==> amber: inputs <==
==> flow/design.v <==
module SUBWAY(
    clk,
    rst_n,
    in_valid,
    init,
    in0,
    in1,
    in2,
    in3,
    out_valid,
    out
);
input clk, rst_n;
input in_valid;
input [1:0] init;
input [1:0] in0, in1, in2, in3; 
output reg       out_valid;
output reg [1:0] out;
parameter s_idle = 2'd0;
parameter s_input = 2'd1;
parameter s_cul = 2'd2;
parameter s_output = 2'd3;
genvar NN;
genvar MM;
integer i;
integer j;
parameter IDX = 9;
reg [1:0]current_state;
reg [1:0]next_state;
reg [1:0]init_pos;
reg [5:0]cnt;
reg [1:0]is_road;
reg [1:0] reg_dif;
reg [1:0]move;
wire UorD;
reg reg_UorD;
wire [1:0]dif1;
wire [1:0]dif2;
wire [1:0]dif;
reg [1:0] next_dif;
reg [1:0]next_pos;
reg [1:0]cur_pos;
reg [1:0] next_step[2:0];
wire [1:0]in_wire[3:0];
reg [1:0]in_a[IDX:0];
reg [1:0]in_b[IDX:0];
reg [1:0]in_c[IDX:0];
reg [1:0]in_d[IDX:0];
reg [1:0]out_pipe[54:0];
reg [1:0]road;
always@(posedge clk or negedge rst_n)begin
	if(!rst_n)
        current_state <= s_idle;
    else
        current_state <= next_state;
end
always@(*)begin
	case(current_state)
		s_idle: if(in_valid) next_state = s_input;
				else next_state = s_idle;
		s_input:if (cnt == 6'd7) next_state = s_cul;
				else next_state = s_input;
		s_cul:	if (cnt == 6'd62) next_state = s_output;
				else next_state = s_cul;				
		s_output: if (cnt == 6'd63) next_state = s_idle;
				else next_state = s_output;
		default: next_state = current_state;
	endcase 
end
always @(posedge clk or negedge rst_n) begin
    if(!rst_n)begin
		init_pos <= 2'd0;
    end   
    else
		case(current_state)
			s_idle: if(in_valid)begin
				init_pos <= init;
			end
			default: init_pos <= init_pos;
		endcase
end
always@(posedge clk or negedge rst_n)begin
	if(!rst_n)
        cnt <= 6'b0;
    else
		case(current_state)
			s_idle: cnt <= 6'd0;
			s_input: cnt <= cnt+6'd1;
			s_cul: if(cnt == 6'd62 ) cnt <= 6'd0;
					else cnt <= cnt+6'd1;
			s_output: if(cnt == 6'd63) cnt <= 6'd0;
					else cnt <= cnt+6'd1;
			default: cnt <= cnt;
		endcase
end
always@(posedge clk or negedge rst_n)begin
	if(!rst_n)
        out_valid <= 1'b0;
    else
		case(current_state)
			s_idle: out_valid <= 1'd0;
			s_input: out_valid <= 1'd0;
			s_output: 
				if(cnt == 6'd63) out_valid <= 1'd0;
				else   out_valid <= 1'd1;
			default: out_valid <= 1'd0;
		endcase
end
assign UorD = (cur_pos < road)?1'd0: 1'd1;  
assign dif1 = (cur_pos < road)?road: cur_pos;  
assign dif2 = (cur_pos < road)?cur_pos: road;
assign dif = dif1 - dif2;
always @(posedge clk or negedge rst_n) begin
	if(!rst_n)begin
        reg_UorD <= 2'd0;
    end 
	else begin
		reg_UorD <= UorD;
	end
end
always@(*)begin
	case(cur_pos)
	2'd0: begin
		next_step[0] = 2'b11;
		next_step[1] = in_a[1];
		next_step[2] = in_b[1];
	end
	2'd1: begin
		next_step[0] = in_a[1];
		next_step[1] = in_b[1];
		next_step[2] = in_c[1];
	end
	2'd2: begin
		next_step[0] = in_b[1];
		next_step[1] = in_c[1];
		next_step[2] = in_d[1];
	end
	2'd3: begin
		next_step[0] = in_c[1];
		next_step[1] = in_d[1];
		next_step[2] = 2'b11;
	end
	default: begin
		next_step[0] = in_c[1];
		next_step[1] = in_d[1];
		next_step[2] = 2'b11;
	end
	endcase
end
always@(*)begin
	if (dif != 2'd0) begin
		case(reg_UorD)
		1'd0: 
			case(next_step[2])
			2'd0: move = 2'b01;
			2'd1,
			2'd2,
			2'd3: 
				case(next_step[1])
				2'd0,
				2'd2: move = 2'd0;
				2'd1: move = 2'b11;
				default: move = 2'b0;
				endcase
			default: move = 2'b0;
			endcase
		1'd1: 
			case(next_step[0])
			2'd0: move = 2'b10;
			2'd1,
			2'd2,
			2'd3: 
				case(next_step[1])
				2'd0,
				2'd2: move = 2'd0;
				2'd1: move = 2'b11;
				default: move = 2'b0;
				endcase
			default: move = 2'b0;
			endcase
		default: move = 2'b0;
		endcase
	end
	else begin
		case(next_step[1])
		2'd0,
		2'd2: move = 2'd00;
		2'd1: move = 2'b11;
		default: move = 2'd0;  
		endcase
	end
end
always@(*)begin
	case(cur_pos)
	2'd0:begin
		case (move) 
		2'd1:
			next_pos = 2'd1;
		default:
			next_pos = 2'd0;
		endcase
	end 
	2'd1:begin
		case (move) 
		2'd1:
			next_pos = 2'd2;
		2'd2:
			next_pos = 2'd0;
		default:
			next_pos = 2'd1;
		endcase
	end
	2'd2:begin
		case (move) 
		2'd1:
			next_pos = 2'd3;
		2'd2:
			next_pos = 2'd1;
		default:
			next_pos = 2'd2;
		endcase
	end
	2'd3:begin
		case (move) 
		2'd2:
			next_pos = 2'd2;
		default:
			next_pos = 2'd3;
		endcase
	end
	default:next_pos = cur_pos;
	endcase
end
always@(*)begin
	if (in_b[8] == 2'd0)begin
		is_road = 2'd1;
	end
	else if (in_c[8] == 2'd0)begin
		is_road = 2'd2;
	end
	else if (in_a[8] == 2'd0)begin
		is_road = 2'd0;
	end
	else if (in_d[8] == 2'd0)begin
		is_road = 2'd3;
	end
	else begin
		is_road = 2'd1;
	end
end
always@(posedge clk)begin
	if(!rst_n)begin
        road <= 2'd0;
    end 
	else begin
		case(cnt[2:0])
		3'd0: 
			road <= is_road;
		default: road <= road;
		endcase
	end
end
always @(posedge clk or negedge rst_n) begin
	if(!rst_n)begin
        cur_pos <= 2'd0;
    end 
	else begin
		case(current_state)
		s_idle: cur_pos <= 2'd0;
		s_input: cur_pos <= init_pos;
		s_cul,
		s_output: cur_pos <= next_pos;
		default: cur_pos <= cur_pos;
		endcase
	end
end
always @(posedge clk or negedge rst_n) begin
	if(!rst_n)begin
        out <= 2'd0;
    end 
	else begin
		case(current_state)
		s_idle: out <= 2'd0;
		s_input: out <= 2'd0;
		s_output: 
			if(cnt == 6'd63) out <= 2'd0;
			else out <= out_pipe[0]; 
		default: out <= 2'd0;
		endcase
	end
end
always @(posedge clk or negedge rst_n) begin
	if(!rst_n)begin
		for (i=0; i<55; i=i+1)begin
			out_pipe[i]<=2'd0; 
		end
    end 
	else begin
		case(current_state)
		s_idle: begin
			for (i=0; i<55; i=i+1)begin
				out_pipe[i]<=2'd0; 
			end
		end
		s_output,
		s_cul: begin
			out_pipe[54] <= move;
			for (i=0; i<54; i=i+1)begin
				out_pipe[i]<=out_pipe[i+1]; 
			end
		end
		default: begin
			for (i=0; i<55; i=i+1)begin
				out_pipe[i]<=2'd0; 
			end
		end
		endcase
	end
end
always @(posedge clk or negedge rst_n) begin
    if(!rst_n)begin
        for (i = 0; i<IDX; i=i+1)begin
			in_a[i]<=2'd0;
		end
    end   
    else
		case(current_state)
			s_idle: if(in_valid)begin
						in_a[IDX-1]<=in0;
						for (i = 0; i<IDX-1; i=i+1)begin
							in_a[i]<=in_a[i+1];
						end
					end
					else begin 
						for (i = 0; i<IDX; i=i+1)begin
							in_a[i]<=in_a[i];
						end
					end
			s_input,
			s_cul:if(in_valid)begin
						in_a[IDX-1]<=in0;
						for (i = 0; i<IDX-1; i=i+1)begin
							in_a[i]<=in_a[i+1];
						end
					end
					else begin 
						for (i = 0; i<IDX; i=i+1)begin
							in_a[i]<=in_a[i];
						end
					end
			s_output:begin
				if(in_valid)begin
					in_a[IDX-1]<= in0;
				end
				else begin
					in_a[IDX-1]<= 2'd0;
				end
				for (i = 0; i<IDX-1; i=i+1)begin
					in_a[i]<=in_a[i+1];
				end
			end
			default: begin 
						for (i = 0; i<IDX; i=i+1)begin
							in_a[i]<=in_a[i];
						end
					end
		endcase
end
always @(posedge clk or negedge rst_n) begin
    if(!rst_n)begin
        for (i = 0; i<IDX; i=i+1)begin
			in_b[i]<=2'd0;
		end
    end   
    else
		case(current_state)
			s_idle: if(in_valid)begin
						in_b[IDX-1]<=in1;
						for (i = 0; i<IDX-1; i=i+1)begin
							in_b[i]<=in_b[i+1];
						end
					end
					else begin 
						for (i = 0; i<IDX; i=i+1)begin
							in_b[i]<=in_b[i];
						end
					end
			s_input,
			s_cul:if(in_valid)begin
						in_b[IDX-1]<=in1;
						for (i = 0; i<IDX-1; i=i+1)begin
							in_b[i]<=in_b[i+1];
						end
					end
					else begin 
						for (i = 0; i<IDX; i=i+1)begin
							in_b[i]<=in_b[i];
						end
					end
			s_output:begin
				if(in_valid)begin
					in_b[IDX-1]<= in1;
				end
				else begin
					in_b[IDX-1]<= 2'd0;
				end
				for (i = 0; i<IDX-1; i=i+1)begin
					in_b[i]<=in_b[i+1];
				end
			end
			default: begin 
						for (i = 0; i<IDX; i=i+1)begin
							in_b[i]<=in_b[i];
						end
					end
		endcase
end
always @(posedge clk or negedge rst_n) begin
    if(!rst_n)begin
        for (i = 0; i<IDX; i=i+1)begin
			in_c[i]<=2'd0;
		end
    end   
    else
		case(current_state)
			s_idle: if(in_valid)begin
						in_c[IDX-1]<=in2;
						for (i = 0; i<IDX-1; i=i+1)begin
							in_c[i]<=in_c[i+1];
						end
					end
					else begin 
						for (i = 0; i<IDX; i=i+1)begin
							in_c[i]<=in_c[i];
						end
					end
			s_input,
			s_cul:if(in_valid)begin
						in_c[IDX-1]<=in2;
						for (i = 0; i<IDX-1; i=i+1)begin
							in_c[i]<=in_c[i+1];
						end
					end
					else begin 
						for (i = 0; i<IDX; i=i+1)begin
							in_c[i]<=in_c[i];
						end
					end
			s_output:begin
				if(in_valid)begin
					in_c[IDX-1]<= in2;
				end
				else begin
					in_c[IDX-1]<= 2'd0;
				end
				for (i = 0; i<IDX-1; i=i+1)begin
					in_c[i]<=in_c[i+1];
				end
			end
			default: begin 
						for (i = 0; i<IDX; i=i+1)begin
							in_c[i]<=in_c[i];
						end
					end
		endcase
end
always @(posedge clk or negedge rst_n) begin
    if(!rst_n)begin
        for (i = 0; i<IDX; i=i+1)begin
			in_d[i]<=2'd0;
		end
    end   
    else
		case(current_state)
			s_idle: if(in_valid)begin
						in_d[IDX-1]<=in3;
						for (i = 0; i<IDX-1; i=i+1)begin
							in_d[i]<=in_d[i+1];
						end
					end
					else begin 
						for (i = 0; i<IDX; i=i+1)begin
							in_d[i]<=in_d[i];
						end
					end
			s_input,
			s_cul:if(in_valid)begin
						in_d[IDX-1]<=in3;
						for (i = 0; i<IDX-1; i=i+1)begin
							in_d[i]<=in_d[i+1];
						end
					end
					else begin 
						for (i = 0; i<IDX; i=i+1)begin
							in_d[i]<=in_d[i];
						end
					end
			s_output:begin
				if(in_valid)begin
					in_d[IDX-1]<= in3;
				end
				else begin
					in_d[IDX-1]<= 2'd0;
				end
				for (i = 0; i<IDX-1; i=i+1)begin
					in_d[i]<=in_d[i+1];
				end
			end
			default: begin 
						for (i = 0; i<IDX; i=i+1)begin
							in_d[i]<=in_d[i];
						end
					end
		endcase
end
endmodule
==> flow/run.sh <==
#!/bin/bash
# the make line also repeats each setting of config.mk as NAME=value (left out here)
make -C /OpenROAD-flow-scripts/flow DESIGN_CONFIG=/design/flow/config.mk WORK_HOME=/design/flow/orfs CLKGATE_MAP_FILE= finish
==> flow/config.mk <==
export PLATFORM = sky130hd
export DESIGN_NAME = SUBWAY
export DESIGN_NICKNAME = SUBWAY
export VERILOG_FILES = /design/flow/design.v
export SDC_FILE = /design/flow/constraint.sdc
export NUM_CORES = 4
export LEC_CHECK = 0
export CAP_MARGIN = 20
export CORE_MARGIN = 2
export CORE_UTILIZATION = 72
export CTS_CLUSTER_DIAMETER = 182
export CTS_CLUSTER_SIZE = 14
export PLACE_DENSITY_LB_ADDON = 0.06
export SETUP_SLACK_MARGIN = 0.59
export SLEW_MARGIN = 20
==> flow/constraint.sdc <==
create_clock -name core_clock -period 1.98 [get_ports {clk}]
set_input_delay 0.3960 -clock core_clock [delete_from_list [all_inputs] [get_ports {clk}]]
set_output_delay 0.3960 -clock core_clock [all_outputs]
set_load 0.01 [all_outputs]
==> inputs of pepper, as changes to amber <==
Settings changed: ABC_AREA set to 1, CTS_CLUSTER_DIAMETER 182 to 160, CTS_CLUSTER_SIZE 14 to unset, PLACE_DENSITY_LB_ADDON 0.06 to unset, SETUP_SLACK_MARGIN 0.59 to unset.
==> flow/constraint.sdc (replaced) <==
create_clock -name core_clock -period 1.37 [get_ports {clk}]
set_input_delay 0.2740 -clock core_clock [delete_from_list [all_inputs] [get_ports {clk}]]
set_output_delay 0.2740 -clock core_clock [all_outputs]
set_load 0.01 [all_outputs]
==> comparison table <==
Chip area estimate from yosys synthesis: pepper 7230 µm²; amber 7030 µm²
Post-CTS Setup Inserts: pepper 5; amber 14
Post-Synth Simple-Gate Area: pepper 13.7%; amber 14.2%
Detailed Route Iter0 Violations: pepper 628; amber 300
Outcome: pepper complete, but fails checks; amber complete, but fails checks
Violated checks: pepper negative setup slack; amber negative setup slack
Static leakage: pepper 4.52 nW; amber 4.21 nW
Placed Instances: pepper 901; amber 639
Worst Setup EP: pepper cur_pos[1]$_DFF_PN0_; amber cur_pos[0]$_DFF_PN0_
Sw power: pepper 5.22 mW; amber 3.13 mW
Maximum number of pins on one net before global-route repair: pepper 85; amber 91
Max FO, Critical Path: pepper 7; amber 6
Routed met2 length: pepper 9950 µm; amber 8920 µm
OpenROAD warning count: pepper 35; amber 32
Setup slack on the worst flop-to-flop path: pepper -0.72 ns; amber -0.49 ns
Number of library cell types mapped by synthesis: pepper 30; amber 48
Via density per instance: pepper 5.64; amber 5.84
Ao+oa area frac: pepper 6.42%; amber 3.06%
No activity file was given, so power comes from the tool's default toggle rates.
